## run A
==> flow/design.v <==
module alu_top (
    input             clk,
    input      [15:0] a,
    input      [15:0] b,
    input      [2:0]  opcode,
    input      [1:0]  mode,
    output reg [31:0] result,
    output reg        eq
);
    reg [15:0] a_q;
    reg [15:0] b_q;
    reg [2:0]  opcode_q;
    reg [1:0]  mode_q;
    wire [31:0] alu_out;
    wire        alu_eq;
    ALU u_alu (.a(a_q), .b(b_q), .opcode(opcode_q), .mode(mode_q),
               .outALU(alu_out), .eq(alu_eq));
    always @(posedge clk) begin
        a_q      <= a;
        b_q      <= b;
        opcode_q <= opcode;
        mode_q   <= mode;
        result   <= alu_out;
        eq       <= alu_eq;
    end
endmodule

`timescale 1ns / 1ps
module logic_unit(a,b,opcode,outlu,eq);
input [15:0] a;
input [15:0] b;
input [2:0] opcode;
output [31:0] outlu;
output eq;
reg [31:0] outlu;
reg eq;
always@(a,b,opcode)
begin
	case(opcode)
	3'b000: outlu = {16'h0000, (a & b)};
	3'b001: outlu = {16'h0000, (a | b)};
	3'b010: outlu = {16'h0000, (a ^ b)};
	3'b011: outlu = {16'h0000, (~ a)};	
	default outlu = 32'h00000000;
	endcase
end
always@(a,b)
begin
	if( a == b) begin
	eq = 1;
	end
	else begin
	eq = 0;
	end
end
endmodule
`timescale 1ns / 1ps
module arith(a,b,opcode,outau);
input [15:0] a;
input [15:0] b;
input [2:0] opcode;
output [31:0] outau;
reg [31:0] outau;
always@(a,b,opcode)
begin
	case(opcode)
	3'b000: outau = {16'h0000, a + b};
	3'b001: outau = a * b;
	3'b010: if (a > b) begin
		outau = a - b;
		end
		else begin
		outau = b - a;
		end
	3'b011: if (a > b) begin
		outau = (b == 16'h0000) ? 32'hFFFFFFFF : a / b;
		end
		else begin
		outau = (a == 16'h0000) ? 32'hFFFFFFFF : b / a;
		end
	3'b100: outau = a + 1;
	3'b101: outau = a - 1;
	default outau = 32'h00000000;
	endcase
end
endmodule
`timescale 1ns / 1ps
module crypto(a,opcode,outcu);
input [15:0] a;
input [2:0] opcode;
output reg [31:0] outcu;
integer i;
always@(a,opcode)
begin
	outcu = 32'h00000000;
	case(opcode)
    3'b000: outcu = (a>>1) ^ a;
    3'b001: begin
        for (i=0; i<16; i=i+1) begin
        outcu[i] = ^(a>>i);  
    end
    end
	default outcu = 32'h00000000;
	endcase
end   
endmodule
`timescale 1ns / 1ps
module ALU( a, b, opcode, mode, outALU, eq);
input [15:0] a;
input [15:0] b;
input [2:0] opcode;
input [1:0] mode;
output [31:0] outALU;
output  eq;
reg [31:0] outALU;
reg eq;
wire [31:0] outau;
wire [31:0] outlu;
wire [31:0] outcu;
wire teq;
arith a1 (.a(a), .b(b), .opcode(opcode), .outau(outau));
logic_unit l1 (.a(a), .b(b), .opcode(opcode), .outlu(outlu), .eq(teq));
crypto d1 (.a(a),.opcode(opcode), .outcu(outcu));
always@(*)
begin
	if(mode == 2'b00) begin
	outALU = outlu;
	end
	else if (mode == 2'b01) begin
	outALU = outau;
	end
	else if (mode == 2'b10) begin
	outALU = outcu;
	end
	else begin
	outALU = 32'h00000000;
	end
	eq = teq;
end
endmodule
export LEC_CHECK = 0
export CAP_MARGIN = 20
export CORE_MARGIN = 2
export CORE_UTILIZATION = 72
export CTS_CLUSTER_DIAMETER = 363
export CTS_CLUSTER_SIZE = 41
export MAX_ROUTING_LAYER = met4
export SLEW_MARGIN = 20
create_clock -name core_clock -period 83.8 [get_ports {clk}]
run.sh (not shown) runs the stock make flow with config.mk's settings and CLKGATE_MAP_FILE=.
Run status, run A: aborted in 5_1_grt, error ODB-0269
The following lists how run B was set up differently from run A:
Settings: CTS_CLUSTER_SIZE now 33, was 41.
### Flow results
Run B and run A: no clean run
Seen in the log of run B: ODB-0269 during 5_1_grt, after which the run never completed.
Run A -> run B: setup fix buffers added after clock tree synthesis delta 0, exact match
Re post-synth design cell area: no difference whatsoever between run B and run A.
Run B -> run A: H-tree depth reported by CTS delta 0, exact match
Run B -> run A: proportion of synthesized chip area in sequential cells delta 0, exact match
In terms of full die area, run B and run A differ only marginally.
Re cell count after synthesis: no difference whatsoever between run A and run B.
Run B -> run A: share of synthesized cell area in full adder, half adder and majority cells delta 0, exact match
Comparing run A against run B, there is no change at all in share of synthesized cell area in and-or and or-and compound cells.
Reported for run B and run A, placeable core area turned out identical to the last digit.
Relative to run B, the following input files were edited for run C:
Settings: CORE_UTILIZATION changed from 72 to 57; MAX_ROUTING_LAYER removed (was met4); CTS_CLUSTER_DIAMETER removed (was 363); TNS_END_PERCENT newly set to 5; CTS_CLUSTER_SIZE removed (was 33); the clock period (ns, I/O delays scaled along) changed from 83.8 to 73.8.
Findings:
Final checks on run C, whose flow otherwise completed, came back failing, citing setup timing. Going from run B to run C, core outline area grew by more than a quarter. Against run B, horizontal die dimension in run C rose by more than 10%. Effective utilization at floorplan came out lower on run C than on run B. Comparing worst slack after detailed placement for run B and run C, the bigger number came from run B. Taking run B as the reference point, the global placement routability congestion of run C falls by about 11%. Of run B and run C, the run reporting the lower floorplan die area was run B.

---

RTL: the design.v shown in full above, as it stands there.
clock: 90.0 ns
lec_check: 0
abc_area: 1
cap_margin: 20
core_margin: 6
core_utilization: 18
cts_cluster_diameter: 369
cts_cluster_size: 100
place_density: 0.75
setup_slack_margin: -2.0
slew_margin: 20
tns_end_percent: 20
The first run finished clean.
==> next run, changes <==
ABC_AREA = unset   (was 1)
CORE_MARGIN = 2   (was 6)
CORE_UTILIZATION = 69   (was 18)
CTS_CLUSTER_DIAMETER = unset   (was 369)
CTS_CLUSTER_SIZE = unset   (was 100)
PLACE_DENSITY = unset   (was 0.75)
SETUP_SLACK_MARGIN = unset   (was -2.0)
TNS_END_PERCENT = unset   (was 20)
clock period = 54.7 ns   (was 90.0 ns; I/O delays follow)
Outcome: With this change the flow did not get past 4_1_cts (DPL-0038); synthesized cell count decreases by 16%; area after synthesis came out lower by 5.4%; die area decreases by 76%.
==> next run, changes <==
CORE_UTILIZATION = 70   (was 69)
CTS_CLUSTER_DIAMETER = 363   (was unset)
MAX_ROUTING_LAYER = met4   (was unset)
clock period = 83.8 ns   (was 54.7 ns; I/O delays follow)
Result:
- Now the flow completed, yet does not pass: setup timing
- die size is lower by 1.4%
- synthesized cell count does not change
- area after synthesis stays the same
==> next run, changes <==
CORE_UTILIZATION = 64   (was 70)
CTS_CLUSTER_DIAMETER = unset   (was 363)
MAX_ROUTING_LAYER = unset   (was met4)
clock period = 73.8 ns   (was 83.8 ns; I/O delays follow)
This time the run did not get past 5_1_grt with GRT-0116.
Die area went up by roughly a tenth.
Synthesized cell count is unchanged.
Area after synthesis does not change.
==> next run, changes <==
ABC_AREA = 0   (was unset)
CAP_MARGIN = 15   (was 20)
CORE_UTILIZATION = 72   (was 64)
CTS_CLUSTER_DIAMETER = 339   (was unset)
CTS_CLUSTER_SIZE = 33   (was unset)
MAX_ROUTING_LAYER = met4   (was unset)
SETUP_SLACK_MARGIN = 0.66   (was unset)
TNS_END_PERCENT = 5   (was unset)
What happened: The changed run never finished: it broke off in 4_1_cts on DPL-0038. Synthesized area is unchanged. Synthesized cell count does not change. Die size shrinks by roughly a tenth.
==> next run, changes <==
ABC_AREA = unset   (was 0)
CAP_MARGIN = 20   (was 15)
CTS_CLUSTER_DIAMETER = 333   (was 339)
CTS_CLUSTER_SIZE = unset   (was 33)
SETUP_SLACK_MARGIN = unset   (was 0.66)
TNS_END_PERCENT = unset   (was 5)
clock period = 83.8 ns   (was 73.8 ns; I/O delays follow)
Result:
- With this change the flow never finished: it broke off in 5_1_grt (ODB-0269)
- area after synthesis is unchanged
- die size does not change
- synthesized cell count is unchanged

---

// alu_top: RTL as listed in full above, without the edits since
clock: 90.0 ns
lec_check: 0
cap_margin: 20
cell_pad_in_sites_detail_placement: 2
core_margin: 2
core_utilization: 16
cts_cluster_size: 60
gpl_routability_driven: 0
gpl_timing_driven: 0
hold_slack_margin: 0.23
max_routing_layer: met4
setup_slack_margin: 5.0
slew_margin: 35
tns_end_percent: 45
The starting point died in 5_1_grt.
==> next run, changes <==
--- a/flow/config.mk
+++ b/flow/config.mk
@@ -7,3 +7,3 @@
 export LEC_CHECK = 0
-export CAP_MARGIN = 20
+export CAP_MARGIN = 0
 export CELL_PAD_IN_SITES_DETAIL_PLACEMENT = 2
@@ -11,2 +11,3 @@
 export CORE_UTILIZATION = 16
+export CTS_CLUSTER_DIAMETER = 339
 export CTS_CLUSTER_SIZE = 60
@@ -16,3 +17,2 @@
 export MAX_ROUTING_LAYER = met4
-export SETUP_SLACK_MARGIN = 5.0
 export SLEW_MARGIN = 35
Result: The changed run never finished: it broke off in 5_1_grt, error GRT-0232. Die size stays the same. Synthesized cell count stays the same. Area after synthesis does not change.
==> next run, changes <==
==> flow/config.mk (replaced) <==
export PLATFORM = sky130hd
export DESIGN_NAME = alu_top
export DESIGN_NICKNAME = alu_top
export VERILOG_FILES = /design/flow/design.v
export SDC_FILE = /design/flow/constraint.sdc
export NUM_CORES = 4
export LEC_CHECK = 0
export ABC_AREA = 1
export CAP_MARGIN = 20
export CORE_MARGIN = 6
export CORE_UTILIZATION = 61
export CTS_CLUSTER_DIAMETER = 333
export CTS_CLUSTER_SIZE = 100
export PLACE_DENSITY = 0.75
export SETUP_SLACK_MARGIN = -2.0
export SLEW_MARGIN = 20
export TNS_END_PERCENT = 20
Now the flow completed with no timing, DRC or antenna violations.
Synthesized area increases by 5.7%.
Synthesized cell count increases by 19%.
Die size decreases by 70%.
==> next run, changes <==
--- a/flow/config.mk
+++ b/flow/config.mk
@@ -10,7 +10,6 @@
 export CORE_MARGIN = 6
-export CORE_UTILIZATION = 61
-export CTS_CLUSTER_DIAMETER = 333
-export CTS_CLUSTER_SIZE = 100
-export PLACE_DENSITY = 0.75
-export SETUP_SLACK_MARGIN = -2.0
+export CORE_UTILIZATION = 40
+export CTS_CLUSTER_DIAMETER = 388
+export CTS_CLUSTER_SIZE = 98
+export PLACE_DENSITY = 0.41
 export SLEW_MARGIN = 20
- count of clock-buffer cells in the layout came out higher by 1
- area after synthesis does not change
- worst hold slack gets better by 0.024 ns
- die area came out higher by 50%
- global-route usage came out lower by 6.8 points
==> next run, changes <==
==> flow/config.mk (replaced) <==
export PLATFORM = sky130hd
export DESIGN_NAME = alu_top
export DESIGN_NICKNAME = alu_top
export VERILOG_FILES = /design/flow/design.v
export SDC_FILE = /design/flow/constraint.sdc
export NUM_CORES = 4
export LEC_CHECK = 0
export ABC_AREA = 1
export CAP_MARGIN = 20
export CELL_PAD_IN_SITES_DETAIL_PLACEMENT = 2
export CELL_PAD_IN_SITES_GLOBAL_PLACEMENT = 2
export CORE_ASPECT_RATIO = 1.76
export CORE_MARGIN = 5
export CORE_UTILIZATION = 31
export CTS_CLUSTER_SIZE = 42
export GPL_ROUTABILITY_DRIVEN = 0
export PLACE_DENSITY = 0.81
export SLEW_MARGIN = 0
What happened:
- Now the flow finished but failed the layout checks on capacitance limit, slew limit
- die size climbs by 27%
- first-iteration DRC count drops by 16%
- final cell count climbs by 5.0%
- count of clock-buffer cells in the layout drops by 1
